==> job 8843: inputs <==
==> flow/design.v <==
module datapath (
    part,
    clock,
    value,
    positive,
    reset,
    counter,
    result
);
    input part;
    input clock;
    input [15:0] value;
    input positive;
    input reset;
    output [15:0] counter;
    output [15:0] result;
    wire [15:0] _65 = 16'b0000000000000000;
    wire [15:0] _64 = 16'b0000000000000000;
    wire _102;
    wire _100;
    wire _101;
    wire _103;
    wire [15:0] _104;
    wire _96;
    wire _92;
    wire _93;
    wire _90;
    wire _91;
    wire _94;
    wire _95;
    wire _97;
    wire [15:0] _98;
    wire _86;
    wire _84;
    wire _81;
    wire _82;
    wire _79;
    wire _80;
    wire _83;
    wire _85;
    wire _87;
    wire [15:0] _88;
    wire [41:0] _73 = 42'b000000000000000000000010100011110101110001;
    wire [25:0] _71 = 26'b00000000000000000000000000;
    wire [41:0] _72;
    wire [83:0] _74;
    wire [57:0] _75;
    wire [25:0] _70 = 26'b00000000000000000000000000;
    wire [83:0] _76;
    wire [15:0] _77;
    wire [15:0] _78;
    wire [15:0] _89;
    wire [15:0] _99;
    wire [15:0] _105;
    wire [15:0] _67 = 16'b0000000000000001;
    wire [15:0] _68;
    wire [15:0] _62 = 16'b0000000000000000;
    wire [15:0] _58 = 16'b0000000001100100;
    wire [41:0] _53 = 42'b000000000000000000000010100011110101110001;
    wire [25:0] _51 = 26'b00000000000000000000000000;
    wire [41:0] _52;
    wire [83:0] _54;
    wire [57:0] _55;
    wire [25:0] _50 = 26'b00000000000000000000000000;
    wire [83:0] _56;
    wire [15:0] _57;
    wire [31:0] _59;
    wire [15:0] _60;
    wire [15:0] _48 = 16'b0000000000110010;
    wire [15:0] _44 = 16'b0000000001100100;
    wire [41:0] _39 = 42'b000000000000000000000010100011110101110001;
    wire [25:0] _37 = 26'b00000000000000000000000000;
    wire [41:0] _38;
    wire [83:0] _40;
    wire [57:0] _41;
    wire [25:0] _36 = 26'b00000000000000000000000000;
    wire [83:0] _42;
    wire [15:0] _43;
    wire [31:0] _45;
    wire [15:0] _46;
    wire [15:0] _34;
    wire [15:0] _29 = 16'b0000000001100100;
    wire [41:0] _24 = 42'b000000000000000000000010100011110101110001;
    wire [25:0] _22 = 26'b00000000000000000000000000;
    wire [41:0] _23;
    wire [83:0] _25;
    wire [57:0] _26;
    wire [25:0] _21 = 26'b00000000000000000000000000;
    wire [83:0] _27;
    wire [15:0] _28;
    wire [31:0] _30;
    wire [15:0] _31;
    wire [15:0] _32;
    wire [15:0] _19 = 16'b0000000001100100;
    wire [15:0] _20;
    wire [15:0] _33;
    wire [15:0] _35;
    wire [15:0] _47;
    wire [15:0] _49;
    wire [15:0] _61;
    wire _63;
    wire [15:0] _69;
    wire _2;
    wire [15:0] _106;
    wire [15:0] _107;
    wire [15:0] _3;
    reg [15:0] _66;
    wire vdd = 1'b1;
    wire [15:0] _16 = 16'b0000000000000000;
    wire [15:0] _15 = 16'b0000000000000000;
    wire _6;
    wire [15:0] _137 = 16'b0000000000110010;
    wire [15:0] _133 = 16'b0000000001100100;
    wire [41:0] _128 = 42'b000000000000000000000010100011110101110001;
    wire [25:0] _126 = 26'b00000000000000000000000000;
    wire [41:0] _127;
    wire [83:0] _129;
    wire [57:0] _130;
    wire [25:0] _125 = 26'b00000000000000000000000000;
    wire [83:0] _131;
    wire [15:0] _132;
    wire [31:0] _134;
    wire [15:0] _135;
    wire [15:0] _123;
    wire [15:0] _118 = 16'b0000000001100100;
    wire [41:0] _113 = 42'b000000000000000000000010100011110101110001;
    wire [25:0] _111 = 26'b00000000000000000000000000;
    wire [41:0] _112;
    wire [83:0] _114;
    wire [57:0] _115;
    wire [25:0] _110 = 26'b00000000000000000000000000;
    wire [83:0] _116;
    wire [15:0] _117;
    wire [31:0] _119;
    wire [15:0] _120;
    wire [15:0] _8;
    wire [15:0] _121;
    wire [15:0] _108 = 16'b0000000001100100;
    wire [15:0] _109;
    wire [15:0] _122;
    wire _10;
    wire [15:0] _124;
    wire [15:0] _136;
    wire _12;
    wire [15:0] _138;
    wire [15:0] _13;
    reg [15:0] _18;
    assign _102 = _49 == _62;
    assign _100 = _18 == _62;
    assign _101 = ~ _100;
    assign _103 = _101 & _102;
    assign _104 = _103 ? _67 : _62;
    assign _96 = _49 < _18;
    assign _92 = _49 == _62;
    assign _93 = ~ _92;
    assign _90 = _18 == _62;
    assign _91 = ~ _90;
    assign _94 = _91 & _93;
    assign _95 = _94 & _10;
    assign _97 = _95 & _96;
    assign _98 = _97 ? _67 : _62;
    assign _86 = _18 < _49;
    assign _84 = ~ _10;
    assign _81 = _49 == _62;
    assign _82 = ~ _81;
    assign _79 = _18 == _62;
    assign _80 = ~ _79;
    assign _83 = _80 & _82;
    assign _85 = _83 & _84;
    assign _87 = _85 & _86;
    assign _88 = _87 ? _67 : _62;
    assign _72 = { _71, _8 };
    assign _74 = _72 * _73;
    assign _75 = _74[83:26];
    assign _76 = { _70, _75 };
    assign _77 = _76[15:0];
    assign _78 = _66 + _77;
    assign _89 = _78 + _88;
    assign _99 = _89 + _98;
    assign _105 = _99 + _104;
    assign _68 = _66 + _67;
    assign _52 = { _51, _49 };
    assign _54 = _52 * _53;
    assign _55 = _54[83:26];
    assign _56 = { _50, _55 };
    assign _57 = _56[15:0];
    assign _59 = _57 * _58;
    assign _60 = _59[15:0];
    assign _38 = { _37, _35 };
    assign _40 = _38 * _39;
    assign _41 = _40[83:26];
    assign _42 = { _36, _41 };
    assign _43 = _42[15:0];
    assign _45 = _43 * _44;
    assign _46 = _45[15:0];
    assign _34 = _18 + _32;
    assign _23 = { _22, _8 };
    assign _25 = _23 * _24;
    assign _26 = _25[83:26];
    assign _27 = { _21, _26 };
    assign _28 = _27[15:0];
    assign _30 = _28 * _29;
    assign _31 = _30[15:0];
    assign _32 = _8 - _31;
    assign _20 = _18 + _19;
    assign _33 = _20 - _32;
    assign _35 = _10 ? _34 : _33;
    assign _47 = _35 - _46;
    assign _49 = _12 ? _48 : _47;
    assign _61 = _49 - _60;
    assign _63 = _61 == _62;
    assign _69 = _63 ? _68 : _66;
    assign _2 = part;
    assign _106 = _2 ? _105 : _69;
    assign _107 = _12 ? _62 : _106;
    assign _3 = _107;
    always @(posedge _6) begin
        _66 <= _3;
    end
    assign _6 = clock;
    assign _127 = { _126, _124 };
    assign _129 = _127 * _128;
    assign _130 = _129[83:26];
    assign _131 = { _125, _130 };
    assign _132 = _131[15:0];
    assign _134 = _132 * _133;
    assign _135 = _134[15:0];
    assign _123 = _18 + _121;
    assign _112 = { _111, _8 };
    assign _114 = _112 * _113;
    assign _115 = _114[83:26];
    assign _116 = { _110, _115 };
    assign _117 = _116[15:0];
    assign _119 = _117 * _118;
    assign _120 = _119[15:0];
    assign _8 = value;
    assign _121 = _8 - _120;
    assign _109 = _18 + _108;
    assign _122 = _109 - _121;
    assign _10 = positive;
    assign _124 = _10 ? _123 : _122;
    assign _136 = _124 - _135;
    assign _12 = reset;
    assign _138 = _12 ? _137 : _136;
    assign _13 = _138;
    always @(posedge _6) begin
        _18 <= _13;
    end
    assign counter = _18;
    assign result = _66;
endmodule
==> flow/run.sh <==
#!/bin/bash
# the make line also repeats each setting of config.mk as NAME=value (left out here)
make -C /OpenROAD-flow-scripts/flow DESIGN_CONFIG=/design/flow/config.mk WORK_HOME=/design/flow/orfs CLKGATE_MAP_FILE= finish
==> flow/config.mk <==
export PLATFORM = sky130hd
export DESIGN_NAME = datapath
export DESIGN_NICKNAME = datapath
export VERILOG_FILES = /design/flow/design.v
export SDC_FILE = /design/flow/constraint.sdc
export NUM_CORES = 4
export LEC_CHECK = 0
export ABC_AREA = 1
export CAP_MARGIN = 5
export CORE_MARGIN = 2
export CORE_UTILIZATION = 71
export CTS_CLUSTER_DIAMETER = 223
export HOLD_SLACK_MARGIN = -0.05
export SLEW_MARGIN = 20
==> flow/constraint.sdc <==
create_clock -name core_clock -period 29.0 [get_ports {clock}]
set_input_delay 5.8000 -clock core_clock [delete_from_list [all_inputs] [get_ports {clock}]]
set_output_delay 5.8000 -clock core_clock [all_outputs]
set_load 0.01 [all_outputs]
==> inputs of job 8478, as changes to job 8843 <==
Settings changed: ABC_AREA 1 to default, CAP_MARGIN 5 to 20, CORE_UTILIZATION 71 to 40, CTS_CLUSTER_DIAMETER 223 to default, GPL_ROUTABILITY_DRIVEN from default to 0, GPL_TIMING_DRIVEN from default to 0, HOLD_SLACK_MARGIN -0.05 to default, TNS_END_PERCENT from default to 10.
==> flow/constraint.sdc (replaced) <==
create_clock -name core_clock -period 42.0 [get_ports {clock}]
set_input_delay 8.4000 -clock core_clock [delete_from_list [all_inputs] [get_ports {clock}]]
set_output_delay 8.4000 -clock core_clock [all_outputs]
set_load 0.01 [all_outputs]
==> notes.org <==
#+TITLE: Physical design notes

** Logic synthesis
- Seq share, synth :: 0.0268
- Each instance of the synthesized netlist takes up on average 8.26 µm².
- Largest cells by area after synthesis :: ha_1 33%, fa_1 27%, inv_1 12%, nand2_1 5.2%, a21oi_1 3.2%
- Count of different cell masters after synthesis :: 59
- The cell area that synthesis handed to floorplanning was 0.0239 mm².
- Adder Area Share :: 0.597
- After technology mapping, the gate count stands at 2,889.

** Placed design
- Placed Area :: 0.0295 mm²

** Floorplan
- Site Rows :: 67

** Status
- According to the logs, the last stage reached was global routing (5_1_grt).
- The first error in the log reads "[ERROR GRT-0232] Routing congestion too high. Check the congestion heatmap in the GUI".
- The flow did not finish.

** GRT
- Summed over all routing layers, the global router reports a total usage of 0.926.
- Global routing met3 resource utilization :: 0.793
The numbers above come from job 8843.

==> notes.org <==
#+TITLE: Flow metrics

** Status
- Outcome :: finished clean

** Logic synthesis
- Of the total synthesized cell area, the portion taken by full adders, half adders and majority gates is 0.627.
- Synth Area in Simple Gates :: 0.0878
- Synthesized area :: 0.0228 mm²
- Of the synthesized area, sequential elements account for 0.0281.
- Synthesized instance count :: 2,472
- Mean area per synthesized cell :: 9.21 µm²
- Largest cells by area after synthesis :: ha_1 35%, fa_1 28%, inv_1 10%, xnor2_1 3.3%, dfxtp_1 2.8%

** Final layout
- The filler cells instantiated in the layout total 5,461.
- Share of cell area taken by multi-input logic gates :: 0.803

** Placed design
- Placed Area :: 0.0242 mm²

** Floorplan
- Site Rows :: 87
The numbers above come from job 8478.

